`flow/config.mk`:
```
export PLATFORM = sky130hd
export DESIGN_NAME = synchro
export DESIGN_NICKNAME = synchro
export VERILOG_FILES = /design/flow/design.v
export SDC_FILE = /design/flow/constraint.sdc
export NUM_CORES = 4
export LEC_CHECK = 0
export ABC_AREA = 0
export CAP_MARGIN = 20
export CELL_PAD_IN_SITES_GLOBAL_PLACEMENT = 1
export CORE_ASPECT_RATIO = 0.63
export CORE_MARGIN = 2
export CORE_UTILIZATION = 61
export GPL_TIMING_DRIVEN = 1
export MIN_ROUTING_LAYER = met1
export SLEW_MARGIN = 30
export TNS_END_PERCENT = 5
```
`flow/constraint.sdc`:
```
create_clock -name core_clock -period 4.17 [get_ports {i_clk}]
set_input_delay 0.8340 -clock core_clock [delete_from_list [all_inputs] [get_ports {i_clk}]]
set_output_delay 0.8340 -clock core_clock [all_outputs]
set_load 0.01 [all_outputs]
```
`flow/design.v`:
```
module binary2deg(
	input i_clk,
	input i_rst,
	input i_start,
	input[63:0] i_decimal,
	input[3:0] i_frccnt,
	output[13:0] o_deg,
	output o_finished
	);
enum {IDLE,D2B1,D2B2,SHIFT,B2D,END} state_w,state_r;
logic[13:0] deg_w,deg_r;
logic[21:0] devider_w,devider_r;
logic[34:0] tmp_w,tmp_r;
logic[63:0] decimal_w,decimal_r;
logic[21:0] binary_w,binary_r;
logic[3:0] cnt_w,cnt_r;
logic[3:0] frccnt_w,frccnt_r;
logic finished;
assign o_finished = finished;
assign o_deg = deg_r;
always@(*) begin
	deg_w = deg_r;
	devider_w = devider_r;
	tmp_w = tmp_r;
	decimal_w = decimal_r;
	binary_w = binary_r;
	cnt_w = cnt_r;
	frccnt_w = frccnt_r;
	state_w = state_r;
	finished = 0;
	case(state_r)
		IDLE: begin
			if(i_start) begin
				state_w = D2B1;
				decimal_w = i_decimal;
				frccnt_w = i_frccnt;
				tmp_w = 0;
			end
			else begin
				state_w = state_r;
				decimal_w = 0;
			end
			binary_w = 0;
			devider_w = 22'b101101000000000000000;
			finished = 0;
		end
		D2B1: begin
			if(decimal_r[3:0] < 10) begin
				tmp_w = (tmp_r >> 4)+(tmp_r >> 5)+(tmp_r >> 8)+(tmp_r >> 9)+(tmp_r >> 12)+(tmp_r >> 13)+{18'd0,decimal_r[3:0],13'd0};
				state_w = state_r;
			end
			else begin
				tmp_w = tmp_r;
				state_w = D2B2;
			end
			decimal_w = decimal_r >> 4;
		end
		D2B2: begin
			if(cnt_r == (frccnt_r - 1)) begin
				state_w = SHIFT;
				cnt_w = 0;
			end
			else begin
				state_w = state_r;
				cnt_w = cnt_r + 1;
			end
			tmp_w = (tmp_r >> 4)+(tmp_r >> 5)+(tmp_r >> 8)+(tmp_r >> 9)+(tmp_r >> 12)+(tmp_r >> 13)+{18'd0,decimal_r[3:0],13'd0};
			decimal_w = decimal_r >> 4;
		end
		SHIFT: begin
			tmp_w = (tmp_r << 3) + (tmp_r << 1);
			if(cnt_r == (frccnt_r - 2)) begin
				state_w = B2D;
				binary_w = tmp_w[21:0];
				cnt_w = 0;
			end
			else begin
				state_w = state_r;
				cnt_w = cnt_r + 1;
			end
		end
		B2D: begin
			if(cnt_r == 13) begin
				state_w = END;
				cnt_w = 0;
			end
			else begin
				state_w = state_r;
				cnt_w = cnt_r + 1;
			end
			if(binary_r < devider_r) begin
				deg_w = {deg_r[12:0],1'b0};
				binary_w = binary_r;
			end
			else begin
				deg_w = {deg_r[12:0],1'b1};
				binary_w = binary_r - devider_r;
			end
			devider_w = devider_r >> 1;
			finished = 0;
		end
		END: begin
			finished = 1;
			state_w = IDLE;
		end
	endcase
end
always@(posedge i_clk or negedge i_rst) begin
	if(!i_rst) begin
		devider_r <= 22'b0101101000000000000000;
		binary_r <= 0;
		deg_r <= 0;
		cnt_r <= 0;
		state_r <= IDLE;
		decimal_r <= 64'd0;
		tmp_r <= 35'd0;
		frccnt_r <= 0;
	end
	else begin
		devider_r <= devider_w;
		binary_r <= binary_w;
		deg_r <= deg_w;
		cnt_r <= cnt_w;
		state_r <= state_w;
		decimal_r <= decimal_w;
		tmp_r <= tmp_w;
		frccnt_r <= frccnt_w;
	end
end
endmodule
module synchro(
	input i_clk,
	input i_rst,
	input i_write,
	input[7:0] i_char,
	output o_full,
	output o_check,
	output[14 - 1:0] o_deg
	);
integer i;
enum {IDLE,IDT,DATA,DEG,CHECK} state_w,state_r;
logic[7:0] cnt_w,cnt_r;
logic[7:0] char_w[7:0],char_r[7:0];
logic[2:0] r_w,r_r,w_w,w_r;
logic[7:0] char;
logic[7:0] check_w,check_r;
logic[7:0] checksum_w,checksum_r,tmp;
logic check;
logic[23:0] SI_w,SI_r;
logic[3:0] pos;
enum {INT,FRC} dstate_w,dstate_r;
logic[63:0] decimal_w,decimal_r;
logic[13:0] deg,deg_w,deg_r;
logic[3:0] frccnt_w,frccnt_r;
logic finished;
binary2deg xbinary2deg(.i_clk(i_clk),.i_rst(i_rst),.i_start(check && (pos == 1)),.i_decimal(decimal_r),.i_frccnt(frccnt_r),.o_deg(deg),.o_finished(finished));
assign o_full = ((w_r + 1) == r_r)? 1 : 0;
assign o_check = check;
assign o_deg = deg_r;
always@(*) begin
	for(i = 0; i < 8; i = i + 1) begin
		char_w[i] = char_r[i];
	end
	if(i_write) begin
		w_w = w_r + 1;
		char_w[w_r] = i_char;
	end
	else begin
		w_w = w_r;
	end
	if(w_r != r_r) begin
		char = char_r[r_r];
		r_w = r_r + 1;
	end
	else begin
		char = 0;
		r_w = r_r;
	end
end
always@(*) begin
	pos = 0;
	case(SI_r)
		{"H","D","G"} : begin
			pos = 1;
		end
		{"H","D","T"} : begin
			pos = 1;
		end
	endcase
end
always@(*) begin
	if(finished)
		deg_w = deg;
	else
		deg_w = deg_r;
end
always@(*) begin
	check = 0;
	checksum_w = checksum_r;
	SI_w = SI_r;
	decimal_w = decimal_r;
	tmp = 0;
	frccnt_w = frccnt_r;
	state_w = state_r;
	dstate_w = dstate_r;
	cnt_w = cnt_r;
	check_w = check_r;
	if(w_r != r_r) begin
		case(state_r)
			IDLE: begin
				check_w = 0;
				decimal_w = 0;
				frccnt_w = 0;
				dstate_w = INT;
				if(char == "$") begin
					state_w = IDT;
				end
				else begin
					state_w = state_r;
				end
				cnt_w = 0;
			end
			IDT: begin
				if(cnt_r == 4) begin
					state_w = DATA;
					cnt_w = 0;
					SI_w = (SI_r << 8) + {16'd0,char};
				end
				else if(cnt_r > 1) begin
					state_w = state_r;
					cnt_w = cnt_r + 1;
					SI_w = (SI_r << 8) + {16'd0,char};
				end
				else begin
					state_w = state_r;
					SI_w = SI_r;
					cnt_w = cnt_r + 1;
				end
				check_w = check_r ^ char;
			end
			DATA: begin
				if(char == "*") begin
					state_w = CHECK;
					cnt_w = 0;
					check_w = check_r;
				end
				else if(char == ",") begin
					cnt_w = cnt_r + 1;
					check_w = check_r ^ char;
					if(cnt_r == (pos - 1)) begin
						state_w = DEG;
					end
					else begin
						state_w = state_r;
					end
				end
				else begin
					state_w = state_r;
					cnt_w = cnt_r;
					check_w = check_r ^ char;
				end
			end
			DEG: begin
				tmp = char - "0";
				if(char == ".") begin
					dstate_w = FRC;
					state_w = state_r;
					cnt_w = cnt_r;
					frccnt_w = frccnt_r;
					decimal_w = (decimal_r << 4) + {60'd0,tmp[3:0]};
				end
				else if(char == ",") begin
					dstate_w = INT;
					state_w = DATA;
					cnt_w = cnt_r;
					frccnt_w = frccnt_r;
					decimal_w = decimal_r;
				end
				else begin
					state_w = state_r;
					dstate_w = dstate_r;
					cnt_w = cnt_r;
					decimal_w = (decimal_r << 4) + {60'd0,tmp[3:0]};
					if(dstate_r == FRC) begin
						frccnt_w = frccnt_r;
					end
					else begin
						frccnt_w = frccnt_r + 1;
					end
				end
				check_w = check_r ^ char;
			end
			CHECK: begin
				if(char == 8'hd) begin
					state_w = IDLE;
					cnt_w = 0;
					if(check_r == checksum_r) begin
						check = 1;
					end
					else begin
						check = 0;
					end
				end
				else begin
					if((char > "/") && (char < ":")) begin
						tmp = char - "0";
						checksum_w = cnt_r == 0 ? {tmp[3:0],4'd0} : {checksum_r[7:4],tmp[3:0]};
					end
					else if((char > "@") && (char < "G")) begin
						tmp = char - "A" + 8'd10;
						checksum_w = cnt_r == 0 ? {tmp[3:0],4'd0} : {checksum_r[7:4],tmp[3:0]};
					end
					else begin
						checksum_w = checksum_r;
					end
					cnt_w = cnt_r + 1;
				end
			end
		endcase
	end
	else begin
		state_w = state_r;
		cnt_w = cnt_r;
		checksum_w = checksum_r;
		check_w = check_r;
	end
end
always@(posedge i_clk or negedge i_rst) begin
	if(!i_rst) begin
		state_r <= IDLE;
		dstate_r <= INT;
		cnt_r <= 0;
		deg_r <= 0;
		checksum_r <= 0;
		check_r <= 0;
		SI_r <= 0;
		r_r <= 0;
		w_r <= 0;
		decimal_r <= 0;
		frccnt_r <= 0;
		for(i = 0; i < 8; i = i + 1) begin
			char_r[i] <= 0;
		end
	end
	else begin
		state_r <= state_w;
		dstate_r <= dstate_w;
		cnt_r <= cnt_w;
		deg_r <= deg_w;
		checksum_r <= checksum_w;
		check_r <= check_w;
		SI_r <= SI_w;
		r_r <= r_w;
		w_r <= w_w;
		decimal_r <= decimal_w;
		frccnt_r <= frccnt_w;
		for(i = 0; i < 8; i = i + 1) begin
			char_r[i] <= char_w[i];
		end
	end
end
endmodule
```
`flow/run.sh`:
```
#!/bin/bash
# the make line also repeats each setting of config.mk as NAME=value (left out here)
make -C /OpenROAD-flow-scripts/flow DESIGN_CONFIG=/design/flow/config.mk WORK_HOME=/design/flow/orfs CLKGATE_MAP_FILE= finish
```
==> flow_metrics.env, run 1 <==
# flow metrics
export IMPL_outcome="failed layout checks"
export IMPL_violations="setup timing"
export IMPL_seq_power_mw=4.24
export IMPL_critPathKind="reg -> reg"
export IMPL_synthAdderAreaFrac_pct=13.8
export IMPL_vias_per_cell=6.02
export IMPL_postSynthSeqShare_pct=38.2
export IMPL_crit_required_ns=4.56
export IMPL_yosys_area_um2=24700
export IMPL_crit_end="xbinary2deg.tmp_r[31]"
export IMPL_cp_end_kind="flop"
export IMPL_core_area_um2=39900
export IMPL_critical_path_max_stage_delay_ns=0.52
export IMPL_edf_count=0
export IMPL_path_delay_family="AND-OR/OR-AND gates"
export IMPL_warnings=48
export IMPL_cts_tree="yes"
export IMPL_die_area_um2=42100
export IMPL_comb_area_um2=14300
export IMPL_wl_um=66600
export IMPL_clockBufferDepth=3
export IMPL_crit_fanout=5
export IMPL_clk_pin_slew_ns=0.06
export IMPL_crit_slowest_cell="fa_1"
export IMPL_swShare_pct=32.4
export IMPL_crit_reg2reg_launch="xbinary2deg.tmp_r[5]"
export IMPL_seq_power_share_pct=39.8
export IMPL_grt_total_usage_pct=32.2
export IMPL_place_congestion=0.983
export IMPL_synth_area_um2=24700
export IMPL_grt_max_degree=107
export IMPL_period_needed_ns=6.26
export IMPL_power_frac_clock_pct=32.8
export IMPL_setup_viol=28
export IMPL_period_used_pct=150
export IMPL_ys_flop_type="dfrtp_1"
export IMPL_drtIter0Drc=2182
export IMPL_power_switching_mw=3.45
export IMPL_startpoint_type="flop"
export IMPL_dpl_hpwl_um=48800
export IMPL_clk_latency_ns=0.55
export IMPL_regArea_um2=9420
export IMPL_clk_power_mw=3.50
export IMPL_synth_area_leader_cell="dfrtp_1"
export IMPL_worst_slew_pin_slew_ns=1.05
export IMPL_detail_route_antenna_nets=0
export IMPL_reg2reg_to="xbinary2deg.tmp_r[31]"
export IMPL_syn_instance_count=2650
export IMPL_ys_cells=2650
export IMPL_dr_pass1_iters=6
export IMPL_vias=20600
export IMPL_synthAoiAreaFrac_pct=19.0
export IMPL_io_buffers=26
export IMPL_synth_top_cells_by_count="dfrtp_1, nand2_1, inv_1"
export IMPL_cell_internal_pwr_mw=7.21
export IMPL_die_w_um=257
export IMPL_cts_made_buffers=37
export IMPL_cts_max_level=2
export IMPL_ir_worst_vdd_v=0.000554
export IMPL_drt_wirelength_per_cell_um=19.4
export IMPL_mux_share_pct=6.05
export IMPL_cp_startpoint="xbinary2deg.tmp_r[5]"
export IMPL_ys_types=84
export IMPL_ff2ff_setup_slack_ns=-2.09
export IMPL_path_buffers=3
export IMPL_fin_skew_ns=0.0257
export IMPL_grt_pass1_vias=19900
export IMPL_synthMostInstantiatedCell="dfrtp_1"
export IMPL_die_height_um=164
export IMPL_cts_sinks=376
export IMPL_n_fill_cell=2966
export IMPL_cp_depth=24
export IMPL_drcViolationCount=0
export IMPL_maxCapViolations=0
export IMPL_ys_warn_count=4
export IMPL_synthArstFlopShare_pct=100
export IMPL_diodes=0
export IMPL_hold_viol_final=0
export IMPL_pre_cts_slack_ns=-1.94
export IMPL_num_rows=58
export IMPL_syn_area_per_cell_um2=9.31
export IMPL_simple_gate_area_share_pct=13.9
export IMPL_hold_path_class="in -> async"
export IMPL_reg2reg_depth=24
export IMPL_powerDensity_nw_per_um2=371
export IMPL_num_io_pins=27
export IMPL_arrival_ns=6.65
export IMPL_antenna_found_initial=1
export IMPL_overflow=0
export IMPL_numSynthFlops=376
export IMPL_nNetsFinal=3097
export IMPL_cp_cell_sequence="buf_4 > ha_1 > a21o_1 > a21oi_2 > o211ai_1 > a41o_1 > o221a_4 > a21bo_2 > a21o_1 > a21oi_1 > xnor2_1 > fa_1 > inv_1 > fa_1 > fa_1 > inv_1 > ha_4 > o2111ai_1 > or2_2 > o211ai_1 > a31oi_1 > a2111oi_2 > or3_1 > o211ai_1"
export IMPL_fin_tns_setup_ns=-38.45
export IMPL_max_freq_mhz=160
export IMPL_cts_root_buf="clkbuf_16"
export IMPL_combPwrFrac_pct=27.4
export IMPL_topCellsByArea="dfrtp_1, ha_1, fa_1"
export IMPL_synth_top_cell_area_share_pct=37.5
export IMPL_rsz0062_at_grt="yes"
export IMPL_grt_pass1_wl_um=108000
export IMPL_syn_to_final_growth_pct=16.5
export IMPL_synth_logic_top_family="AND-OR/OR-AND gates"
export IMPL_cts_hold_repair_buffers=0
export IMPL_powerComb_mw=2.92
export IMPL_syn_nets=2887
export IMPL_p_leak_nw=13.8
export IMPL_maxPowerGroup="registers"
export IMPL_fin_ws_ns=-2.09
export IMPL_slew_violations=0
export IMPL_fp_util_pct=61.8
export IMPL_relSlewSlack_pct=28.5
export IMPL_ys_sh_xor_pct=3.86
[layer usage]
layer	global-route usage, %	routed length [um]	vias to the layer above	share of wire (%)
li1	-	-	9746	-
met1	51.1	32800	10100	49
met2	44.3	26700	707	40
met3	8.60	6400	62	9.6
met4	4.52	699	2	1.0
met5	0	13	-	0.020
[layout make-up]
| cell class | count | area share, % |
|---|---|---|
| Multi-Input combinational cell | 1944 | 49.7 |
| Clock inverter | 17 | 0.714 |
| Clock buffer | 50 | 3.67 |
| Sequential cell | 376 | 32.8 |
| Inverter | 208 | 2.72 |
| Timing Repair Buffer | 293 | 8.11 |
| Tap cell | 540 | 2.35 |
[stage by stage]
step / power, mW / hold slack [ns] / instances / area (um2) / utilization, %
global route: 11.1 / 0.299 / 3428 / 28700 / 72.0
finish: 10.7 / 0.241 / 3428 / 28700 / 72.0
CTS: 10.6 / 0.265 / 3426 / 28600 / 71.8
detailed placement: 7.07 / 0.468 / 3359 / 27300 / 68.3
floorplan: 6.08 / 0.449 / 2650 / 24700 / -
global placement: 6.97 / 0.462 / 3359 / 27300 / 68.3
[what timing repair did]
| item | CTS | global route |
|---|---|---|
| endpoints found under the setup margin | 30 | 31 |
| setup buffers | 0 | 2 |
| gates resized | 28 | 19 |
| pin swaps | 18 | 13 |
==> inputs of run 2 (changes only) <==
CELL_PAD_IN_SITES_GLOBAL_PLACEMENT = not set   (was 1)
CORE_ASPECT_RATIO = not set   (was 0.63)
CORE_UTILIZATION = 72   (was 61)
CTS_CLUSTER_SIZE = 34   (was not set)
GPL_TIMING_DRIVEN = not set   (was 1)
HOLD_SLACK_MARGIN = 0.29   (was not set)
MIN_ROUTING_LAYER = not set   (was met1)
PLACE_DENSITY_LB_ADDON = 0.0   (was not set)
SETUP_SLACK_MARGIN = 1.36   (was not set)
SLEW_MARGIN = 20   (was 30)
TNS_END_PERCENT = not set   (was 5)
clock period = 4.81 ns   (was 4.17 ns; I/O delays follow)
==> flow_metrics.env, run 2 <==
# flow metrics
export IMPL_numSynthFlops=376
export IMPL_place_congestion=0.933
export IMPL_die_w_um=189
export IMPL_fp_util_pct=73.4
export IMPL_violations="capacitance limit, slew limit, setup timing"
export IMPL_crit_fanout=4
export IMPL_core_area_um2=33600
export IMPL_synthAoiAreaFrac_pct=19.0
export IMPL_reg2reg_to="xbinary2deg.tmp_r[31]"
export IMPL_critPathKind="reg -> reg"
export IMPL_synth_area_leader_cell="dfrtp_1"
export IMPL_path_delay_family="adder cells"
export IMPL_cts_sinks=376
export IMPL_critical_path_max_stage_delay_ns=0.57
export IMPL_power_total_mw=10.9
export IMPL_setup_viol=28
export IMPL_max_freq_mhz=160
export IMPL_overflow=0
export IMPL_ys_sh_xor_pct=3.86
export IMPL_detail_route_antenna_nets=0
export IMPL_synthMostInstantiatedCell="dfrtp_1"
export IMPL_syn_to_final_growth_pct=25.6
export IMPL_syn_nets=2887
export IMPL_yosys_area_um2=24700
export IMPL_cts_max_level=2
export IMPL_powerComb_mw=3.86
export IMPL_seq_power_share_pct=34.9
export IMPL_synth_top_cell_area_share_pct=37.5
export IMPL_drt_wirelength_per_cell_um=28.4
export IMPL_clk_pin_slew_ns=0.07
export IMPL_dr_pass1_iters=14
export IMPL_simple_gate_area_share_pct=13.9
export IMPL_period_needed_ns=6.25
export IMPL_power_switching_mw=4.16
export IMPL_postLayoutCellArea_um2=31000
export IMPL_num_rows=67
export IMPL_nNetsFinal=3172
export IMPL_hold_viol_final=0
export IMPL_ir_worst_vdd_v=0.000712
export IMPL_ys_warn_count=4
export IMPL_fin_skew_ns=0.0298
export IMPL_die_height_um=189
export IMPL_ff2ff_setup_slack_ns=-1.44
export IMPL_hold_path_class="in -> async"
export IMPL_grt_total_usage_pct=41.1
export IMPL_slew_violations=3
export IMPL_rsz0062_at_grt="yes"
export IMPL_grt_pass1_wl_um=118000
export IMPL_arrival_ns=6.71
export IMPL_ys_cells=2650
export IMPL_cts_made_buffers=39
export IMPL_cts_tree="yes"
export IMPL_drcViolationCount=0
export IMPL_topCellsByArea="dfrtp_1, ha_1, fa_1"
export IMPL_fin_hold_ws_ns=0.401
export IMPL_seq_power_mw=3.82
export IMPL_relSlewSlack_pct=-54.5
export IMPL_ys_flop_type="dfrtp_1"
export IMPL_warnings=46
export IMPL_reg2reg_depth=26
export IMPL_syn_instance_count=2650
export IMPL_die_area_um2=35700
export IMPL_mux_share_pct=6.05
export IMPL_path_buffers=3
export IMPL_period_used_pct=130
export IMPL_wl_um=97000
export IMPL_fin_tns_setup_ns=-25.45
export IMPL_synthAdderAreaFrac_pct=13.8
export IMPL_cell_internal_pwr_mw=6.78
export IMPL_num_io_pins=27
export IMPL_maxCapViolations=1
export IMPL_cts_hold_repair_buffers=0
export IMPL_pre_cts_slack_ns=-1.20
export IMPL_antenna_found_initial=5
export IMPL_p_leak_nw=14.6
export IMPL_swShare_pct=38.0
export IMPL_cp_startpoint="xbinary2deg.tmp_r[5]"
export IMPL_clk_power_mw=3.26
export IMPL_cp_depth=26
export IMPL_place_area_um2=27000
export IMPL_crit_slowest_cell="fa_1"
export IMPL_fin_ws_ns=-1.44
export IMPL_powerDensity_nw_per_um2=353
export IMPL_grt_max_degree=98
export IMPL_clockBufferDepth=3
export IMPL_maxPowerGroup="combinational cells"
export IMPL_edf_count=0
export IMPL_grt_pass1_vias=22700
export IMPL_combPwrFrac_pct=35.3
export IMPL_io_buffers=26
export IMPL_syn_area_per_cell_um2=9.31
export IMPL_cts_root_buf="clkbuf_16"
export IMPL_outcome="failed layout checks"
export IMPL_cp_end_kind="flop"
export IMPL_clk_latency_ns=0.60
export IMPL_vias_per_cell=7.54
export IMPL_power_frac_clock_pct=29.8
export IMPL_crit_end="xbinary2deg.tmp_r[31]"
export IMPL_ys_types=84
export IMPL_synthArstFlopShare_pct=100
export IMPL_synth_area_um2=24700
export IMPL_postSynthSeqShare_pct=38.2
export IMPL_dpl_hpwl_um=45700
export IMPL_crit_reg2reg_launch="xbinary2deg.tmp_r[5]"
export IMPL_worst_slew_pin_slew_ns=2.31
export IMPL_vias=25700
export IMPL_drtIter0Drc=4677
export IMPL_synth_logic_top_family="AND-OR/OR-AND gates"
export IMPL_startpoint_type="flop"
export IMPL_synth_top_cells_by_count="dfrtp_1, nand2_1, inv_1"
export IMPL_crit_required_ns=5.26
==> run 2: what timing repair did <==
action / 4_1_cts / 5_1_grt
setup endpoints to repair: 216 / 185
resized: 114 / 275
buffers inserted: 33 / 68
pin swaps: 55 / 77
gates cloned: 2 / 16
==> run 2: through the flow <==
| step | instances | util (%) |
|---|---|---|
| after global routing | 3406 | 92.1 |
| final | 3411 | 92.1 |
| after global placement | 3223 | 80.4 |
| after detailed placement | 3223 | 80.4 |
| after floorplan | 2650 | - |
| after CTS | 3322 | 86.6 |
==> run 2: area by class of cell <==
class	count	area [um2]
sequential	376	9430
multi-input combinational	1947	15700
antenna	5	12.5
tap	448	561
clock inverter	10	171
clock buffer	54	1100
fill	1114	2650
inverter	208	786
timing repair buffer	363	3190
==> run 2: metal layers <==
| metal | global-route usage, % | routed length [um] |
|---|---|---|
| met5 | 0 | 25 |
| met4 | 19.3 | 10000 |
| met3 | 6.15 | 13800 |
| met2 | 68.2 | 41400 |
| met1 | 53.6 | 31600 |
==> inputs of run 3 (changes only) <==
ABC_AREA = not set   (was 0)
CORE_UTILIZATION = 67   (was 72)
CTS_CLUSTER_SIZE = 14   (was 34)
HOLD_SLACK_MARGIN = not set   (was 0.29)
PLACE_DENSITY_LB_ADDON = not set   (was 0.0)
SETUP_SLACK_MARGIN = 1.97   (was 1.36)
clock period = 7.39 ns   (was 4.81 ns; I/O delays follow)
==> flow_metrics.env, run 3 <==
# flow metrics
export IMPL_synth_top_cells_by_count="dfrtp_1, nand2_1, inv_1"
export IMPL_die_w_um=196
export IMPL_syn_instance_count=2650
export IMPL_ys_warn_count=4
export IMPL_cts_hold_repair_buffers=0
export IMPL_worstHoldPathCells=2
export IMPL_mux_share_pct=6.05
export IMPL_hold_end="xbinary2deg.devider_r[12]"
export IMPL_grt_total_usage_pct=32.0
export IMPL_fin_skew_ns=0.0390
export IMPL_synth_area_leader_cell="dfrtp_1"
export IMPL_cts_made_buffers=41
export IMPL_yosys_area_um2=24700
export IMPL_synth_logic_top_family="AND-OR/OR-AND gates"
export IMPL_combPwrFrac_pct=25.1
export IMPL_num_rows=70
export IMPL_ys_cells=2650
export IMPL_power_frac_clock_pct=35.5
export IMPL_ys_types=84
export IMPL_syn_area_per_cell_um2=9.31
export IMPL_hold_path_class="reg -> reg"
export IMPL_seq_power_mw=2.40
export IMPL_detail_route_antenna_nets=0
export IMPL_ff2ff_setup_slack_ns=1.31
export IMPL_period_needed_ns=6.08
export IMPL_nNetsFinal=2897
export IMPL_outcome="no timing/DRC/antenna violations"
export IMPL_place_congestion=0.954
export IMPL_crit_end="xbinary2deg.tmp_r[31]"
export IMPL_crit_reg2reg_launch="xbinary2deg.tmp_r[5]"
export IMPL_wl_um=60500
export IMPL_vias_per_cell=6.29
export IMPL_synthArstFlopShare_pct=100
export IMPL_setup_viol=0
export IMPL_period_used_pct=82.3
export IMPL_min_from="xbinary2deg.devider_r[13]"
export IMPL_power_switching_mw=1.91
export IMPL_syn_to_final_growth_pct=11.6
export IMPL_topCellsByArea="dfrtp_1, ha_1, fa_1"
export IMPL_synthMostInstantiatedCell="dfrtp_1"
export IMPL_maxPowerGroup="registers"
export IMPL_ys_sh_xor_pct=3.86
export IMPL_num_io_pins=27
export IMPL_hold_viol_final=0
export IMPL_edf_count=0
export IMPL_warnings=46
export IMPL_path_delay_family="AND-OR/OR-AND gates"
export IMPL_synthAoiAreaFrac_pct=19.0
export IMPL_maxCapViolations=0
export IMPL_drt_wirelength_per_cell_um=19.1
export IMPL_cp_depth=25
export IMPL_rsz0062_at_grt="yes"
export IMPL_relSlewSlack_pct=26.8
export IMPL_synthAdderAreaFrac_pct=13.8
export IMPL_seq_power_share_pct=39.4
export IMPL_powerDensity_nw_per_um2=222
export IMPL_worst_slew_pin_slew_ns=1.07
export IMPL_simple_gate_area_share_pct=13.9
export IMPL_postSynthSeqShare_pct=38.2
export IMPL_powerComb_mw=1.53
export IMPL_crit_slowest_cell="fa_1"
export IMPL_slew_violations=0
export IMPL_clk_latency_ns=0.58
export IMPL_path_buffers=3
export IMPL_cts_root_buf="clkbuf_16"
export IMPL_syn_nets=2887
export IMPL_grt_pass1_vias=20000
export IMPL_cp_startpoint="xbinary2deg.tmp_r[5]"
export IMPL_clk_power_mw=2.17
export IMPL_max_freq_mhz=164
export IMPL_synth_top_cell_area_share_pct=37.5
export IMPL_dr_pass1_iters=7
export IMPL_core_area_um2=36400
export IMPL_grt_pass1_wl_um=100000
export IMPL_fp_util_pct=67.7
export IMPL_reg2reg_to="xbinary2deg.tmp_r[31]"
export IMPL_critPathKind="reg -> reg"
export IMPL_ys_flop_type="dfrtp_1"
export IMPL_die_height_um=196
export IMPL_clockBufferDepth=3
export IMPL_drtIter0Drc=1485
export IMPL_numSynthFlops=376
export IMPL_die_area_um2=38400
export IMPL_crit_required_ns=7.80
export IMPL_arrival_ns=6.50
export IMPL_crit_fanout=6
export IMPL_cts_max_level=2
export IMPL_startpoint_type="flop"
export IMPL_fin_tns_setup_ns=0
export IMPL_cts_tree="yes"
export IMPL_dpl_hpwl_um=41700
export IMPL_drcViolationCount=0
export IMPL_cp_end_kind="flop"
export IMPL_grt_max_degree=90
export IMPL_reg2reg_depth=25
export IMPL_postLayoutCoreUtil_pct=75.6
export IMPL_synth_area_um2=24700
export IMPL_diodes=0
export IMPL_clk_pin_slew_ns=0.06
export IMPL_ir_worst_vdd_v=0.000306
export IMPL_cts_sinks=376
export IMPL_io_buffers=26
export IMPL_vias=19900
export IMPL_p_leak_nw=12.8
export IMPL_antenna_found_initial=0
export IMPL_critical_path_max_stage_delay_ns=0.52
export IMPL_overflow=0
export IMPL_swShare_pct=31.4
export IMPL_cell_internal_pwr_mw=4.18
run 3: layer usage:
metal | vias to the layer above | share of wire, % | global-route usage (%) | wire [um]
met4 | 0 | 3.0 | 11.0 | 1840
met5 | - | 0 | 0 | 0
met1 | 9815 | 44 | 43.5 | 26300
li1 | 9387 | - | - | -
met3 | 129 | 4.6 | 3.70 | 2770
met2 | 549 | 49 | 53.9 | 29600
run 3: area by class of cell:
class / instances / area, um2
clock buffer: 59 / 1180
clock inverter: 17 / 269
fill: 2561 / 8900
inverter: 208 / 781
multi-input combinational: 1944 / 14500
sequential: 376 / 9430
tap: 468 / 586
timing repair buffer: 89 / 749
run 3: metrics by stage:
step | instance area (um2) | instances | total power, mW | setup slack [ns] | hold slack, ns
after floorplan | 24800 | 2650 | 3.43 | 1.91 | 0.449
after global placement | 25400 | 3047 | 3.78 | 1.40 | 0.461
after detailed placement | 25400 | 3047 | 3.84 | 1.25 | 0.466
after CTS | 27200 | 3142 | 6.03 | 1.38 | 0.464
after global routing | 27500 | 3161 | 6.35 | 1.12 | 0.501
final | 27500 | 3161 | 6.10 | 1.31 | 0.462
run 3: timing repair:
| action | 4_1_cts | 5_1_grt |
|---|---|---|
| gates cloned | 0 | 0 |
| hold endpoints to repair | 0 | 0 |
| pin swaps | 54 | 27 |
| resized | 52 | 37 |
| setup buffers | 19 | 19 |
| endpoints found under the setup margin | 22 | 23 |
==> inputs of run 4 (changes only) <==
ABC_AREA = 0   (was not set)
CELL_PAD_IN_SITES_DETAIL_PLACEMENT = 1   (was not set)
CELL_PAD_IN_SITES_GLOBAL_PLACEMENT = 1   (was not set)
CORE_ASPECT_RATIO = 0.51   (was not set)
CORE_MARGIN = 9   (was 2)
CORE_UTILIZATION = 32   (was 67)
CTS_CLUSTER_SIZE = 41   (was 14)
GPL_TIMING_DRIVEN = 0   (was not set)
HOLD_SLACK_MARGIN = 0.11   (was not set)
MAX_ROUTING_LAYER = met4   (was not set)
MIN_ROUTING_LAYER = met2   (was not set)
SETUP_SLACK_MARGIN = not set   (was 1.97)
SLEW_MARGIN = 35   (was 20)
TNS_END_PERCENT = 5   (was not set)
clock period = 6.27 ns   (was 7.39 ns; I/O delays follow)
==> flow_metrics.env, run 4 <==
# flow metrics
export IMPL_cts_max_level=2
export IMPL_place_congestion=0.959
export IMPL_worst_slew_pin_slew_ns=1.01
export IMPL_grt_pass1_vias=34600
export IMPL_cts_hold_repair_buffers=0
export IMPL_drt_wirelength_per_cell_um=24.8
export IMPL_period_needed_ns=6.49
export IMPL_seq_power_mw=2.80
export IMPL_topCellsByArea="dfrtp_1, ha_1, fa_1"
export IMPL_ff2ff_setup_slack_ns=-0.22
export IMPL_mux_share_pct=6.05
export IMPL_clk_power_mw=2.59
export IMPL_numSynthFlops=376
export IMPL_outcome="failed layout checks"
export IMPL_synth_top_cells_by_count="dfrtp_1, nand2_1, inv_1"
export IMPL_powerDensity_nw_per_um2=261
export IMPL_drcViolationCount=0
export IMPL_drtIter0Drc=3487
export IMPL_min_from="xbinary2deg.devider_r[8]"
export IMPL_syn_instance_count=2650
export IMPL_maxCapViolations=0
export IMPL_die_height_um=216
export IMPL_cp_end_kind="flop"
export IMPL_ys_sh_xor_pct=3.86
export IMPL_fin_skew_ns=0.0548
export IMPL_seq_power_share_pct=37.6
export IMPL_arrival_ns=6.99
export IMPL_period_used_pct=103
export IMPL_overflow=0
export IMPL_dr_pass1_iters=9
export IMPL_cp_depth=26
export IMPL_p_leak_nw=12.9
export IMPL_synthAoiAreaFrac_pct=19.0
export IMPL_powerComb_mw=2.06
export IMPL_hold_viol_final=0
export IMPL_slew_violations=0
export IMPL_power_frac_clock_pct=34.8
export IMPL_synth_area_leader_cell="dfrtp_1"
export IMPL_synth_area_um2=24700
export IMPL_crit_required_ns=6.78
export IMPL_crit_slowest_cell="fa_1"
export IMPL_postSynthSeqShare_pct=38.2
export IMPL_nNetsFinal=2987
export IMPL_setup_viol=5
export IMPL_clk_pin_slew_ns=0.07
export IMPL_hold_path_class="reg -> reg"
export IMPL_fp_util_pct=32.4
export IMPL_synth_top_cell_area_share_pct=37.5
export IMPL_worstHoldPathCells=2
export IMPL_ys_warn_count=4
export IMPL_postLayoutCellArea_um2=28500
export IMPL_fin_ws_ns=-0.215
export IMPL_crit_reg2reg_launch="xbinary2deg.tmp_r[7]"
export IMPL_hold_end="xbinary2deg.devider_r[7]"
export IMPL_fin_tns_setup_ns=-0.378
export IMPL_n_fill_cell=8673
export IMPL_vias=28600
export IMPL_fin_hold_ws_ns=0.484
export IMPL_power_switching_mw=2.67
export IMPL_clk_latency_ns=0.64
export IMPL_antenna_found_initial=4
export IMPL_synth_logic_top_family="AND-OR/OR-AND gates"
export IMPL_critical_path_max_stage_delay_ns=0.48
export IMPL_met3_usage_pct=55.5
export IMPL_violations="setup timing"
export IMPL_cell_internal_pwr_mw=4.78
export IMPL_dpl_hpwl_um=68500
export IMPL_grt_busiest_layer="met3"
export IMPL_place_inst=3723
export IMPL_ys_cells=2650
export IMPL_use_met1_pct=0
export IMPL_vias_per_cell=7.46
export IMPL_die_area_um2=88000
export IMPL_synthMostInstantiatedCell="dfrtp_1"
export IMPL_reg2reg_to="xbinary2deg.tmp_r[31]"
export IMPL_met2_usage_pct=31.6
export IMPL_final_cells=3838
export IMPL_path_delay_family="AND-OR/OR-AND gates"
export IMPL_grt_total_usage_pct=33.9
export IMPL_simple_gate_area_share_pct=13.9
export IMPL_crit_end="xbinary2deg.tmp_r[31]"
export IMPL_grt_pass1_wl_um=146000
export IMPL_rsz0062_at_grt="yes"
export IMPL_yosys_area_um2=24700
export IMPL_combPwrFrac_pct=27.7
export IMPL_num_rows=72
export IMPL_critPathKind="reg -> reg"
export IMPL_ir_worst_vdd_v=0.000226
export IMPL_syn_area_per_cell_um2=9.31
export IMPL_clockBufferDepth=3
export IMPL_crit_top_cell="ha_1"
export IMPL_num_io_pins=27
export IMPL_syn_nets=2887
export IMPL_cts_sinks=376
export IMPL_place_area_um2=26400
export IMPL_core_area_um2=76000
export IMPL_detail_route_antenna_nets=0
export IMPL_ys_flop_type="dfrtp_1"
export IMPL_io_buffers=25
export IMPL_swShare_pct=35.9
export IMPL_warnings=43
export IMPL_synthAdderAreaFrac_pct=13.8
export IMPL_synthArstFlopShare_pct=100
export IMPL_cts_tree="yes"
export IMPL_crit_fanout=4
export IMPL_startpoint_type="flop"
export IMPL_path_buffers=3
export IMPL_pre_cts_slack_ns=-1.25
export IMPL_cts_made_buffers=41
export IMPL_edf_count=0
export IMPL_ys_types=84
export IMPL_wl_um=95200
export IMPL_relSlewSlack_pct=32.1
export IMPL_cts_root_buf="clkbuf_16"
export IMPL_grt_max_degree=71
export IMPL_reg2reg_depth=26
export IMPL_die_w_um=407
export IMPL_max_freq_mhz=154
export IMPL_syn_to_final_growth_pct=15.7
export IMPL_maxPowerGroup="registers"
export IMPL_cp_startpoint="xbinary2deg.tmp_r[7]"
## run 4: layer usage
metal	wire length, um	vias to the layer above	part of all wire (%)
met1	0	10200	0
li1	-	9466	-
met3	49800	505	52
met4	3910	0	4.1
met5	0	-	0
met2	41500	8514	44
## run 4: repair_timing
action                                  4_1_cts  5_1_grt
endpoints found under the setup margin       17       19
pin swaps                                    18       35
resized                                      60       48
setup buffers                                12        9
## run 4: per-stage QoR
stage                     util [%]  total power, mW
after global placement        34.5             4.63
after CTS                     37.0             7.29
after detailed placement      34.8             4.73
final                         37.5             7.46
after floorplan                  -             4.04
after global routing          37.5             7.79
## run 4: cell type report
class | instances | area (um2) | share of cell area [%]
multi-input cells | 1944 | 14500 | 50.8
flip-flops and latches | 376 | 9450 | 33.1
well taps | 1036 | 1300 | 4.54
clock buffers | 56 | 1160 | 4.07
inverters | 208 | 781 | 2.74
repair buffers | 60 | 609 | 2.13
plain buffers | 119 | 493 | 1.73
clock inverters | 16 | 204 | 0.715
diodes | 23 | 57.6 | 0.202
==> inputs of run 5 (changes only) <==
ABC_AREA = 1   (was 0)
CAP_MARGIN = 15   (was 20)
CELL_PAD_IN_SITES_DETAIL_PLACEMENT = 2   (was 1)
CELL_PAD_IN_SITES_GLOBAL_PLACEMENT = not set   (was 1)
CORE_ASPECT_RATIO = not set   (was 0.51)
CORE_MARGIN = 8   (was 9)
CORE_UTILIZATION = 64   (was 32)
CTS_CLUSTER_SIZE = 95   (was 41)
GPL_TIMING_DRIVEN = not set   (was 0)
HOLD_SLACK_MARGIN = -0.06   (was 0.11)
MAX_ROUTING_LAYER = not set   (was met4)
MIN_ROUTING_LAYER = not set   (was met2)
PLACE_DENSITY_LB_ADDON = 0.22   (was not set)
SLEW_MARGIN = 20   (was 35)
TNS_END_PERCENT = not set   (was 5)
clock period = 10.0 ns   (was 6.27 ns; I/O delays follow)
==> flow_metrics.env, run 5 <==
# yosys + openroad results
export IMPL_error="[ERROR DPL-0033] detailed placement checks failed during check placement."
export IMPL_io_buffers=26
export IMPL_lastStage="detailed placement (3_5_place_dp)"
export IMPL_num_io_pins=27
export IMPL_syn_nets=3562
export IMPL_mux_share_pct=0.0828
export IMPL_synth_top_cells_by_count="nand2_1, inv_1, dfrtp_1"
export IMPL_yosys_area_um2=25700
export IMPL_die_height_um=216
export IMPL_ys_sh_xor_pct=2.69
export IMPL_numSynthFlops=376
export IMPL_die_area_um2=46800
export IMPL_ys_types=56
export IMPL_simple_gate_area_share_pct=21.3
export IMPL_topCellsByArea="dfrtp_1, nand2_1, ha_1"
export IMPL_synthAdderAreaFrac_pct=13.3
export IMPL_syn_instance_count=3325
export IMPL_outcome="did not finish"
export IMPL_die_w_um=216
export IMPL_ys_cells=3325
export IMPL_synth_logic_top_family="simple AND/OR/NAND/NOR gates"
export IMPL_postSynthSeqShare_pct=36.7
export IMPL_synth_area_leader_cell="dfrtp_1"
export IMPL_fp_util_pct=64.8
export IMPL_ys_flop_type="dfrtp_1"
export IMPL_edf_count=0
export IMPL_synth_area_um2=25700
export IMPL_synth_top_cell_area_share_pct=36.1
export IMPL_synthAoiAreaFrac_pct=17.4
export IMPL_syn_area_per_cell_um2=7.72
export IMPL_core_area_um2=39600
export IMPL_synthMostInstantiatedCell="nand2_1"
export IMPL_synthArstFlopShare_pct=100
export IMPL_num_rows=73
export IMPL_place_congestion=0.956
export IMPL_ys_warn_count=4
==> run 5: stage by stage <==
step           std cells  hold WS, ns
2_1_floorplan       3325        0.442
3_3_place_gp        3788        0.453
==> inputs of run 6 (changes only) <==
ABC_AREA = 0   (was 1)
CAP_MARGIN = 20   (was 15)
CELL_PAD_IN_SITES_DETAIL_PLACEMENT = not set   (was 2)
CORE_MARGIN = 2   (was 8)
CORE_UTILIZATION = 32   (was 64)
CTS_CLUSTER_SIZE = not set   (was 95)
GPL_TIMING_DRIVEN = 0   (was not set)
HOLD_SLACK_MARGIN = not set   (was -0.06)
MAX_ROUTING_LAYER = met5   (was not set)
PLACE_DENSITY_LB_ADDON = not set   (was 0.22)
SETUP_SLACK_MARGIN = -0.83   (was not set)
clock period = 10.6 ns   (was 10.0 ns; I/O delays follow)
==> flow_metrics.env, run 6 <==
# flow metrics
export IMPL_crit_reg2reg_launch="xbinary2deg.tmp_r[5]"
export IMPL_crit_end="xbinary2deg.tmp_r[31]"
export IMPL_hold_viol_final=0
export IMPL_ff2ff_setup_slack_ns=3.13
export IMPL_overflow=0
export IMPL_crit_slowest_cell="a2111oi_0"
export IMPL_path_delay_family="AND-OR/OR-AND gates"
export IMPL_reg2reg_to="xbinary2deg.tmp_r[31]"
export IMPL_synth_top_cell_area_share_pct=37.5
export IMPL_powerDensity_nw_per_um2=149
export IMPL_outcome="no timing/DRC/antenna violations"
export IMPL_postCtsSetupBuffers=0
export IMPL_syn_to_final_growth_pct=12.5
export IMPL_rsz0062_at_grt="no"
export IMPL_fin_tns_setup_ns=0
export IMPL_seq_power_mw=1.65
export IMPL_cell_internal_pwr_mw=2.81
export IMPL_die_height_um=282
export IMPL_synth_area_um2=24700
export IMPL_synth_logic_top_family="AND-OR/OR-AND gates"
export IMPL_die_area_um2=79300
export IMPL_syn_instance_count=2650
export IMPL_drcViolationCount=0
export IMPL_num_rows=101
export IMPL_ys_flop_type="dfrtp_1"
export IMPL_topCellsByArea="dfrtp_1, ha_1, fa_1"
export IMPL_power_frac_clock_pct=35.0
export IMPL_slew_violations=0
export IMPL_p_leak_nw=12.7
export IMPL_fin_skew_ns=0.0301
export IMPL_cts_made_buffers=42
export IMPL_min_from="xbinary2deg.devider_r[11]"
export IMPL_crit_required_ns=11.04
export IMPL_drtIter0Drc=1512
export IMPL_worstHoldPathCells=2
export IMPL_synthMostInstantiatedCell="dfrtp_1"
export IMPL_antenna_found_initial=0
export IMPL_cts_sinks=376
export IMPL_postSynthSeqShare_pct=38.2
export IMPL_startpoint_type="flop"
export IMPL_hold_path_class="reg -> reg"
export IMPL_diodes=0
export IMPL_vias_per_cell=5.17
export IMPL_period_used_pct=70.4
export IMPL_nNetsFinal=2964
export IMPL_synth_top_cells_by_count="dfrtp_1, nand2_1, inv_1"
export IMPL_path_buffers=3
export IMPL_place_congestion=0.895
export IMPL_swShare_pct=31.9
export IMPL_cts_tree="yes"
export IMPL_postCtsResizedCells=0
export IMPL_ys_types=84
export IMPL_synthAdderAreaFrac_pct=13.8
export IMPL_ys_sh_xor_pct=3.86
export IMPL_fin_ws_ns=3.13
export IMPL_cts_hold_repair_buffers=0
export IMPL_mux_share_pct=6.05
export IMPL_ys_warn_count=4
export IMPL_clk_pin_slew_ns=0.06
export IMPL_grt_pass1_wl_um=105000
export IMPL_place_inst=3713
export IMPL_ir_worst_vdd_v=0.000152
export IMPL_worst_slew_pin_slew_ns=0.960
export IMPL_cp_depth=26
export IMPL_yosys_area_um2=24700
export IMPL_arrival_ns=7.91
export IMPL_num_io_pins=27
export IMPL_final_cells=3791
export IMPL_detail_route_antenna_nets=0
export IMPL_cp_startpoint="xbinary2deg.tmp_r[5]"
export IMPL_relSlewSlack_pct=35.0
export IMPL_grt_total_usage_pct=16.2
export IMPL_power_switching_mw=1.32
export IMPL_grt_pass1_vias=19200
export IMPL_synth_area_leader_cell="dfrtp_1"
export IMPL_dpl_hpwl_um=47200
export IMPL_period_needed_ns=7.47
export IMPL_hold_end="xbinary2deg.devider_r[10]"
export IMPL_simple_gate_area_share_pct=13.9
export IMPL_setup_viol=0
export IMPL_critical_path_max_stage_delay_ns=0.70
export IMPL_critPathKind="reg -> reg"
export IMPL_powerComb_mw=1.03
export IMPL_combPwrFrac_pct=25.0
export IMPL_synthArstFlopShare_pct=100
export IMPL_crit_top_cell="fa_1"
export IMPL_cp_end_kind="flop"
export IMPL_crit_fanout=7
export IMPL_syn_nets=2887
export IMPL_clk_power_mw=1.44
export IMPL_dr_pass1_iters=5
export IMPL_max_freq_mhz=134
export IMPL_edf_count=0
export IMPL_ys_cells=2650
export IMPL_syn_area_per_cell_um2=9.31
export IMPL_io_buffers=25
export IMPL_synthAoiAreaFrac_pct=19.0
export IMPL_clk_latency_ns=0.59
export IMPL_core_area_um2=76100
export IMPL_cts_max_level=2
export IMPL_maxCapViolations=0
export IMPL_numSynthFlops=376
export IMPL_seq_power_share_pct=40.0
export IMPL_grt_max_degree=96
export IMPL_fp_util_pct=32.4
export IMPL_warnings=41
export IMPL_cts_root_buf="clkbuf_16"
export IMPL_pre_cts_slack_ns=3.25
export IMPL_die_w_um=282
export IMPL_maxPowerGroup="registers"
export IMPL_drt_wirelength_per_cell_um=16.7
export IMPL_vias=19600
export IMPL_wl_um=63500
export IMPL_clockBufferDepth=3
export IMPL_reg2reg_depth=26
-- run 6: metal layers --
metal | up-vias | GRT usage (%) | share of wire, % | wire, um
met4 | 0 | 4.06 | 2.1 | 1340
met2 | 360 | 25.0 | 44 | 28200
met3 | 80 | 2.13 | 3.9 | 2480
li1 | 9530 | - | - | -
met1 | 9627 | 24.0 | 50 | 31500
met5 | - | 0 | 0 | 0
-- run 6: stage by stage --
step	cell area [um2]	total power [mW]	util (%)	hold slack (ns)
5_1_grt	27700	4.34	36.5	0.505
6_report	27700	4.13	36.5	0.462
3_5_place_dp	26400	2.70	34.7	0.467
3_3_place_gp	26200	2.68	34.4	0.461
4_1_cts	27700	4.17	36.5	0.477
2_1_floorplan	24700	2.39	-	0.449
-- run 6: layout make-up --
class | instances | area, um2
fill | 7798 | 48300
buffer | 122 | 502
inverter | 208 | 781
timing repair buffer | 33 | 392
clock inverter | 13 | 120
sequential | 376 | 9420
multi-input combinational | 1944 | 14000
tap | 1030 | 1290
clock buffer | 65 | 1250
==> inputs of run 7 (changes only) <==
ABC_AREA = not set   (was 0)
CORE_UTILIZATION = 19   (was 32)
GPL_TIMING_DRIVEN = not set   (was 0)
MAX_ROUTING_LAYER = not set   (was met5)
SETUP_SLACK_MARGIN = not set   (was -0.83)
clock period = 11.7 ns   (was 10.6 ns; I/O delays follow)
==> flow_metrics.env, run 7 <==
# flow metrics
export IMPL_period_used_pct=59.9
export IMPL_vias=18800
export IMPL_combPwrFrac_pct=22.7
export IMPL_edf_count=0
export IMPL_synthAoiAreaFrac_pct=19.0
export IMPL_grt_max_degree=159
export IMPL_vias_per_cell=4.27
export IMPL_clk_latency_ns=0.56
export IMPL_syn_area_per_cell_um2=9.31
export IMPL_mux_share_pct=6.05
export IMPL_fin_skew_ns=0.0155
export IMPL_cts_max_level=2
export IMPL_worst_slew_pin_slew_ns=1.09
export IMPL_p_leak_nw=12.6
export IMPL_die_area_um2=133000
export IMPL_topCellsByArea="dfrtp_1, ha_1, fa_1"
export IMPL_pre_cts_slack_ns=4.94
export IMPL_synthAdderAreaFrac_pct=13.8
export IMPL_path_delay_family="AND-OR/OR-AND gates"
export IMPL_cp_cell_sequence="inv_1 > ha_1 > a222oi_1 > a21oi_1 > a221oi_1 > a21oi_1 > nand2_1 > inv_1 > ha_1 > and4_1 > nand3b_1 > nor2b_1 > clkdlybuf4s50_1"
export IMPL_min_from="xbinary2deg.devider_r[2]"
export IMPL_numSynthFlops=376
export IMPL_clockBufferDepth=3
export IMPL_reg2reg_depth=26
export IMPL_io_buffers=26
export IMPL_cell_internal_pwr_mw=2.61
export IMPL_grt_pass1_wl_um=97600
export IMPL_synth_area_leader_cell="dfrtp_1"
export IMPL_drtIter0Drc=1383
export IMPL_hold_viol_final=0
export IMPL_power_frac_clock_pct=36.9
export IMPL_postLayoutCoreUtil_pct=21.9
export IMPL_ys_warn_count=4
export IMPL_power_switching_mw=1.20
export IMPL_swShare_pct=31.4
export IMPL_cts_hold_repair_buffers=0
export IMPL_powerDensity_nw_per_um2=135
export IMPL_drcViolationCount=0
export IMPL_hold_path_class="reg -> reg"
export IMPL_path_buffers=3
export IMPL_ir_worst_vdd_v=0.000122
export IMPL_cts_tree="yes"
export IMPL_startpoint_type="flop"
export IMPL_grt_pass1_vias=18500
export IMPL_critPathKind="reg -> out"
export IMPL_fin_ws_ns=4.69
export IMPL_cp_end_kind="primary output"
export IMPL_ys_cells=2650
export IMPL_relSlewSlack_pct=27.3
export IMPL_seq_power_share_pct=40.3
export IMPL_cp_depth=13
export IMPL_synth_top_cell_area_share_pct=37.5
export IMPL_dr_pass1_iters=6
export IMPL_period_needed_ns=7.01
export IMPL_critical_path_max_stage_delay_ns=0.58
export IMPL_synth_logic_top_family="AND-OR/OR-AND gates"
export IMPL_yosys_area_um2=24700
export IMPL_ys_types=84
export IMPL_cp_startpoint="r_r[1]"
export IMPL_syn_nets=2887
export IMPL_synth_area_um2=24700
export IMPL_crit_reg2reg_launch="xbinary2deg.tmp_r[5]"
export IMPL_grt_total_usage_pct=8.71
export IMPL_num_io_pins=27
export IMPL_rsz0062_at_grt="no"
export IMPL_ys_sh_xor_pct=3.86
export IMPL_syn_to_final_growth_pct=14.7
export IMPL_ff2ff_setup_slack_ns=4.79
export IMPL_num_rows=132
export IMPL_wl_um=58700
export IMPL_synthMostInstantiatedCell="dfrtp_1"
export IMPL_cts_made_buffers=45
export IMPL_cts_sinks=376
export IMPL_die_w_um=364
export IMPL_crit_fanout=15
export IMPL_hold_end="xbinary2deg.devider_r[1]"
export IMPL_ys_flop_type="dfrtp_1"
export IMPL_synthArstFlopShare_pct=100
export IMPL_maxCapViolations=0
export IMPL_fin_hold_ws_ns=0.476
export IMPL_antenna_found_initial=1
export IMPL_seq_power_mw=1.54
export IMPL_syn_instance_count=2650
export IMPL_outcome="no timing/DRC/antenna violations"
export IMPL_fp_util_pct=19.1
export IMPL_warnings=49
export IMPL_place_congestion=0.868
export IMPL_crit_required_ns=9.36
export IMPL_synth_top_cells_by_count="dfrtp_1, nand2_1, inv_1"
export IMPL_crit_end="o_check"
export IMPL_nNetsFinal=2855
export IMPL_clk_pin_slew_ns=0.06
export IMPL_powerComb_mw=0.866
export IMPL_diodes=0
export IMPL_clk_power_mw=1.41
export IMPL_postCtsResizedCells=0
export IMPL_simple_gate_area_share_pct=13.9
export IMPL_fin_tns_setup_ns=0
export IMPL_dpl_hpwl_um=40800
export IMPL_setup_viol=0
export IMPL_slew_violations=0
export IMPL_postCtsSetupBuffers=0
export IMPL_n_fill_cell=14100
export IMPL_maxPowerGroup="registers"
export IMPL_overflow=0
export IMPL_reg2reg_to="xbinary2deg.tmp_r[31]"
export IMPL_max_freq_mhz=143
export IMPL_detail_route_antenna_nets=0
export IMPL_cts_root_buf="clkbuf_16"
export IMPL_worstHoldPathCells=2
export IMPL_crit_slowest_cell="clkdlybuf4s50_1"
export IMPL_core_area_um2=129000
export IMPL_drt_wirelength_per_cell_um=13.4
export IMPL_postSynthSeqShare_pct=38.2
export IMPL_die_height_um=364
export IMPL_arrival_ns=4.67
## run 7: per-stage QoR
stage               total power [mW]  cells  cell area, um2
global placement                2.40   4313           26800
detailed placement              2.42   4313           26800
finish                          3.81   4394           28300
global route                    4.00   4394           28300
floorplan                       2.17   2650           24700
CTS                             3.84   4394           28300
## run 7: final cells by class
| class | instances | area [um2] | area share (%) |
|---|---|---|---|
| Multi-Input combinational cell | 1944 | 14000 | 49.5 |
| Sequential cell | 376 | 9420 | 33.3 |
| Tap cell | 1742 | 2180 | 7.70 |
| Clock buffer | 63 | 1330 | 4.68 |
| Inverter | 208 | 781 | 2.76 |
| Timing Repair Buffer | 43 | 413 | 1.46 |
| Clock inverter | 18 | 166 | 0.588 |
## run 7: per-layer routing
layer  track usage (%)  wire [um]  up-vias
li1                  -          -     9295
met1              12.4      29000     9107
met2              13.8      26400      276
met3              1.13       2000       83
met4              2.11       1300        0
met5                 0          0        -
==> inputs of run 8 (changes only) <==
ABC_AREA = 0   (was not set)
CAP_MARGIN = 15   (was 20)
CELL_PAD_IN_SITES_GLOBAL_PLACEMENT = 0   (was not set)
CORE_ASPECT_RATIO = 1.1   (was not set)
CORE_UTILIZATION = 72   (was 19)
CTS_CLUSTER_DIAMETER = 374   (was not set)
GPL_TIMING_DRIVEN = 1   (was not set)
MIN_ROUTING_LAYER = met1   (was not set)
PLACE_DENSITY_LB_ADDON = 0.0   (was not set)
SETUP_SLACK_MARGIN = 0.28   (was not set)
SLEW_MARGIN = 0   (was 20)
TNS_END_PERCENT = 5   (was not set)
clock period = 4.87 ns   (was 11.7 ns; I/O delays follow)
==> flow_metrics.env, run 8 <==
# flow metrics
export IMPL_outcome="failed layout checks"
export IMPL_violations="setup timing"
export IMPL_cts_tree="yes"
export IMPL_core_area_um2=33900
export IMPL_fin_skew_ns=0.0400
export IMPL_reg2reg_to="xbinary2deg.tmp_r[31]"
export IMPL_hold_viol_final=0
export IMPL_n_fill_cell=1922
export IMPL_path_buffers=4
export IMPL_arrival_ns=6.41
export IMPL_place_area_um2=26800
export IMPL_maxPowerGroup="registers"
export IMPL_cts_made_buffers=39
export IMPL_ir_worst_vdd_v=0.000481
export IMPL_vias=21400
export IMPL_ys_types=84
export IMPL_dr_pass1_iters=5
export IMPL_fin_tns_setup_ns=-18.28
export IMPL_crit_fanout=4
export IMPL_worst_slew_pin_slew_ns=1.17
export IMPL_worstHoldPathCells=2
export IMPL_fin_ws_ns=-1.16
export IMPL_maxCapViolations=0
export IMPL_nNetsFinal=3061
export IMPL_place_congestion=1.01
export IMPL_period_used_pct=124
export IMPL_combPwrFrac_pct=26.1
export IMPL_ys_sh_xor_pct=3.86
export IMPL_warnings=48
export IMPL_num_rows=71
export IMPL_diodes=0
export IMPL_yosys_area_um2=24700
export IMPL_drtIter0Drc=1969
export IMPL_power_frac_clock_pct=34.6
export IMPL_dpl_hpwl_um=44200
export IMPL_syn_nets=2887
export IMPL_fp_util_pct=72.7
export IMPL_seq_power_share_pct=39.3
export IMPL_powerDensity_nw_per_um2=325
export IMPL_synth_area_leader_cell="dfrtp_1"
export IMPL_clk_power_mw=3.23
export IMPL_drt_wirelength_per_cell_um=20.3
export IMPL_cp_startpoint="xbinary2deg.tmp_r[5]"
export IMPL_mux_share_pct=6.05
export IMPL_synthAoiAreaFrac_pct=19.0
export IMPL_cts_root_buf="clkbuf_16"
export IMPL_crit_slowest_cell="fa_1"
export IMPL_die_height_um=198
export IMPL_detail_route_antenna_nets=0
export IMPL_clk_pin_slew_ns=0.07
export IMPL_cp_end_kind="flop"
export IMPL_slew_violations=0
export IMPL_period_needed_ns=6.03
export IMPL_regArea_um2=9420
export IMPL_grt_total_usage_pct=37.2
export IMPL_startpoint_type="flop"
export IMPL_synthAdderAreaFrac_pct=13.8
export IMPL_max_freq_mhz=166
export IMPL_crit_required_ns=5.25
export IMPL_wl_um=66700
export IMPL_crit_end="xbinary2deg.tmp_r[31]"
export IMPL_ys_warn_count=4
export IMPL_crit_reg2reg_launch="xbinary2deg.tmp_r[5]"
export IMPL_cts_max_level=2
export IMPL_syn_to_final_growth_pct=16.5
export IMPL_edf_count=0
export IMPL_synthArstFlopShare_pct=100
export IMPL_synth_logic_top_family="AND-OR/OR-AND gates"
export IMPL_min_from="xbinary2deg.decimal_r[14]"
export IMPL_hold_path_class="reg -> reg"
export IMPL_synth_top_cells_by_count="dfrtp_1, nand2_1, inv_1"
export IMPL_num_io_pins=27
export IMPL_ys_cells=2650
export IMPL_cell_internal_pwr_mw=6.33
export IMPL_clockBufferDepth=3
export IMPL_comb_area_um2=14500
export IMPL_powerComb_mw=2.44
export IMPL_grt_pass1_wl_um=108000
export IMPL_reg2reg_depth=25
export IMPL_grt_max_degree=129
export IMPL_power_switching_mw=3.02
export IMPL_p_leak_nw=13.7
export IMPL_path_delay_family="AND-OR/OR-AND gates"
export IMPL_relSlewSlack_pct=21.6
export IMPL_overflow=0
export IMPL_simple_gate_area_share_pct=13.9
export IMPL_die_area_um2=35800
export IMPL_synth_area_um2=24700
export IMPL_critical_path_max_stage_delay_ns=0.56
export IMPL_seq_power_mw=3.68
export IMPL_io_buffers=26
export IMPL_cp_depth=25
export IMPL_cts_sinks=376
export IMPL_fin_hold_ws_ns=0.469
export IMPL_topCellsByArea="dfrtp_1, ha_1, fa_1"
export IMPL_synth_top_cell_area_share_pct=37.5
export IMPL_setup_viol=25
export IMPL_drcViolationCount=0
export IMPL_swShare_pct=32.3
export IMPL_critPathKind="reg -> reg"
export IMPL_grt_pass1_vias=21500
export IMPL_ff2ff_setup_slack_ns=-1.16
export IMPL_postSynthSeqShare_pct=38.2
export IMPL_syn_area_per_cell_um2=9.31
export IMPL_synthMostInstantiatedCell="dfrtp_1"
export IMPL_vias_per_cell=6.49
export IMPL_hold_end="xbinary2deg.decimal_r[10]"
export IMPL_ys_flop_type="dfrtp_1"
export IMPL_syn_instance_count=2650
export IMPL_postLayoutCellArea_um2=28700
export IMPL_rsz0062_at_grt="yes"
export IMPL_numSynthFlops=376
export IMPL_clk_latency_ns=0.56
export IMPL_die_w_um=180
export IMPL_antenna_found_initial=0
-- run 8: final cells by class --
type | count | share of cell area, %
multi-input combinational | 1944 | 50.6
sequential | 376 | 32.8
timing repair buffer | 255 | 7.22
clock buffer | 52 | 3.85
inverter | 208 | 2.72
tap | 438 | 1.91
clock inverter | 19 | 0.967
-- run 8: stage by stage --
| stage | power, mW | cells | setup slack (ns) | utilization (%) |
|---|---|---|---|---|
| after floorplan | 5.21 | 2650 | -0.727 | - |
| after global placement | 5.78 | 3213 | -1.11 | 79.0 |
| after detailed placement | 5.89 | 3213 | -1.30 | 79.0 |
| after CTS | 9.20 | 3290 | -1.27 | 83.9 |
| after global routing | 9.62 | 3292 | -1.38 | 84.7 |
| final | 9.35 | 3292 | -1.16 | 84.7 |
-- run 8: repair_timing --
item,4_1_cts,5_1_grt
setup endpoints to repair,28,29
hold buffers,0,0
gates resized,52,52
buffers inserted,6,2
pin swaps,58,60
-- run 8: metal layers --
metal	vias to the layer above	part of all wire, %	track usage [%]
met2	904	50	64.0
met3	230	5.9	4.38
met1	10500	39	47.8
li1	9699	-	-
met5	-	0	0
met4	0	4.2	16.6
==> inputs of run 9 (changes only) <==
CAP_MARGIN = 20   (was 15)
CELL_PAD_IN_SITES_DETAIL_PLACEMENT = 2   (was not set)
CELL_PAD_IN_SITES_GLOBAL_PLACEMENT = 1   (was 0)
CORE_ASPECT_RATIO = 0.63   (was 1.1)
CORE_MARGIN = 9   (was 2)
CORE_UTILIZATION = 32   (was 72)
CTS_CLUSTER_DIAMETER = not set   (was 374)
CTS_CLUSTER_SIZE = 11   (was not set)
MAX_ROUTING_LAYER = met4   (was not set)
PLACE_DENSITY_LB_ADDON = not set   (was 0.0)
SETUP_SLACK_MARGIN = 0.79   (was 0.28)
SLEW_MARGIN = 30   (was 0)
clock period = 12.2 ns   (was 4.87 ns; I/O delays follow)
==> flow_metrics.env, run 9 <==
# flow metrics
export IMPL_path_delay_family="AND-OR/OR-AND gates"
export IMPL_synth_area_um2=24700
export IMPL_cp_depth=26
export IMPL_fin_hold_ws_ns=0.484
export IMPL_critical_path_max_stage_delay_ns=0.56
export IMPL_crit_required_ns=12.68
export IMPL_powerDensity_nw_per_um2=136
export IMPL_regArea_um2=9420
export IMPL_die_area_um2=87700
export IMPL_reg2reg_to="xbinary2deg.tmp_r[31]"
export IMPL_cp_startpoint="xbinary2deg.tmp_r[5]"
export IMPL_crit_reg2reg_launch="xbinary2deg.tmp_r[5]"
export IMPL_io_buffers=26
export IMPL_p_leak_nw=12.6
export IMPL_die_w_um=368
export IMPL_rsz0062_at_grt="no"
export IMPL_slew_violations=0
export IMPL_crit_slowest_cell="fa_1"
export IMPL_die_height_um=238
export IMPL_syn_area_per_cell_um2=9.31
export IMPL_num_io_pins=27
export IMPL_cts_hold_repair_buffers=0
export IMPL_drt_wirelength_per_cell_um=21.5
export IMPL_power_switching_mw=1.24
export IMPL_crit_fanout=6
export IMPL_synth_top_cell_area_share_pct=37.5
export IMPL_cts_tree="yes"
export IMPL_startpoint_type="flop"
export IMPL_synthArstFlopShare_pct=100
export IMPL_synth_area_leader_cell="dfrtp_1"
export IMPL_drtIter0Drc=1301
export IMPL_postCtsSetupBuffers=0
export IMPL_syn_instance_count=2650
export IMPL_maxCapViolations=0
export IMPL_ys_sh_xor_pct=3.86
export IMPL_vias=20100
export IMPL_fin_skew_ns=0.0389
export IMPL_synthAdderAreaFrac_pct=13.8
export IMPL_hold_viol_final=0
export IMPL_arrival_ns=7.88
export IMPL_core_area_um2=76000
export IMPL_num_rows=80
export IMPL_overflow=0
export IMPL_cp_end_kind="flop"
export IMPL_worst_slew_pin_slew_ns=1.08
export IMPL_synth_logic_top_family="AND-OR/OR-AND gates"
export IMPL_combPwrFrac_pct=24.5
export IMPL_ir_worst_vdd_v=0.000139
export IMPL_clk_power_mw=1.36
export IMPL_clk_latency_ns=0.62
export IMPL_postCtsResizedCells=0
export IMPL_vias_per_cell=5.47
export IMPL_cts_sinks=376
export IMPL_reg2reg_depth=26
export IMPL_clk_pin_slew_ns=0.06
export IMPL_comb_area_um2=14000
export IMPL_crit_end="xbinary2deg.tmp_r[31]"
export IMPL_hold_end="xbinary2deg.devider_r[8]"
export IMPL_cts_max_level=2
export IMPL_drcViolationCount=0
export IMPL_synth_top_cells_by_count="dfrtp_1, nand2_1, inv_1"
export IMPL_warnings=45
export IMPL_mux_share_pct=6.05
export IMPL_nNetsFinal=2862
export IMPL_ys_types=84
export IMPL_synthAoiAreaFrac_pct=19.0
export IMPL_setup_viol=0
export IMPL_cts_root_buf="clkbuf_16"
export IMPL_synthMostInstantiatedCell="dfrtp_1"
export IMPL_fin_tns_setup_ns=0
export IMPL_grt_pass1_wl_um=129000
export IMPL_simple_gate_area_share_pct=13.9
export IMPL_ff2ff_setup_slack_ns=4.79
export IMPL_place_congestion=0.920
export IMPL_grt_pass1_vias=22200
export IMPL_swShare_pct=33.3
export IMPL_cts_made_buffers=44
export IMPL_grt_max_degree=149
export IMPL_syn_to_final_growth_pct=11.2
export IMPL_hold_path_class="reg -> reg"
export IMPL_cell_internal_pwr_mw=2.49
export IMPL_topCellsByArea="dfrtp_1, ha_1, fa_1"
export IMPL_edf_count=0
export IMPL_postLayoutCoreUtil_pct=36.1
export IMPL_seq_power_mw=1.46
export IMPL_powerComb_mw=0.915
export IMPL_detail_route_antenna_nets=0
export IMPL_period_used_pct=60.7
export IMPL_clockBufferDepth=3
export IMPL_grt_total_usage_pct=18.4
export IMPL_antenna_found_initial=1
export IMPL_maxPowerGroup="registers"
export IMPL_worstHoldPathCells=2
export IMPL_wl_um=79000
export IMPL_critPathKind="reg -> reg"
export IMPL_dr_pass1_iters=7
export IMPL_power_frac_clock_pct=36.4
export IMPL_ys_warn_count=4
export IMPL_period_needed_ns=7.41
export IMPL_relSlewSlack_pct=27.2
export IMPL_postSynthSeqShare_pct=38.2
export IMPL_yosys_area_um2=24700
export IMPL_path_buffers=3
export IMPL_ys_flop_type="dfrtp_1"
export IMPL_dpl_hpwl_um=57000
export IMPL_fp_util_pct=32.5
export IMPL_seq_power_share_pct=39.1
export IMPL_max_freq_mhz=135
export IMPL_syn_nets=2887
export IMPL_numSynthFlops=376
export IMPL_crit_top_cell="fa_1"
export IMPL_n_fill_cell=8306
export IMPL_outcome="no timing/DRC/antenna violations"
export IMPL_ys_cells=2650
export IMPL_min_from="xbinary2deg.devider_r[9]"
==> run 9: through the flow <==
stage | cells | cell area (um2) | setup slack (ns) | power, mW
5_1_grt | 3674 | 27400 | 4.32 | 3.93
3_5_place_dp | 3603 | 26000 | 4.85 | 2.39
6_report | 3674 | 27400 | 4.79 | 3.73
4_1_cts | 3672 | 27400 | 4.85 | 3.78
2_1_floorplan | 2650 | 24700 | 6.26 | 2.08
3_3_place_gp | 3603 | 25900 | 5.17 | 2.34
==> run 9: layout make-up <==
type,count,share of cell area (%)
clock inverter,9,0.634
multi-input combinational,1944,51.1
antenna,1,0.00913
timing repair buffer,51,1.80
tap,1025,4.68
inverter,208,2.85
sequential,376,34.3
clock buffer,60,4.56
==> run 9: layer usage <==
metal	GRT usage [%]	share of wire, %	up-vias	wire length (um)
li1	-	-	9266	-
met1	27.5	53	10500	41700
met2	26.2	42	283	32900
met3	2.95	4.2	80	3330
met4	3.35	1.3	0	1060
met5	-	0	-	0
Power figures rest on the tool's default switching activity, not on a simulated workload.
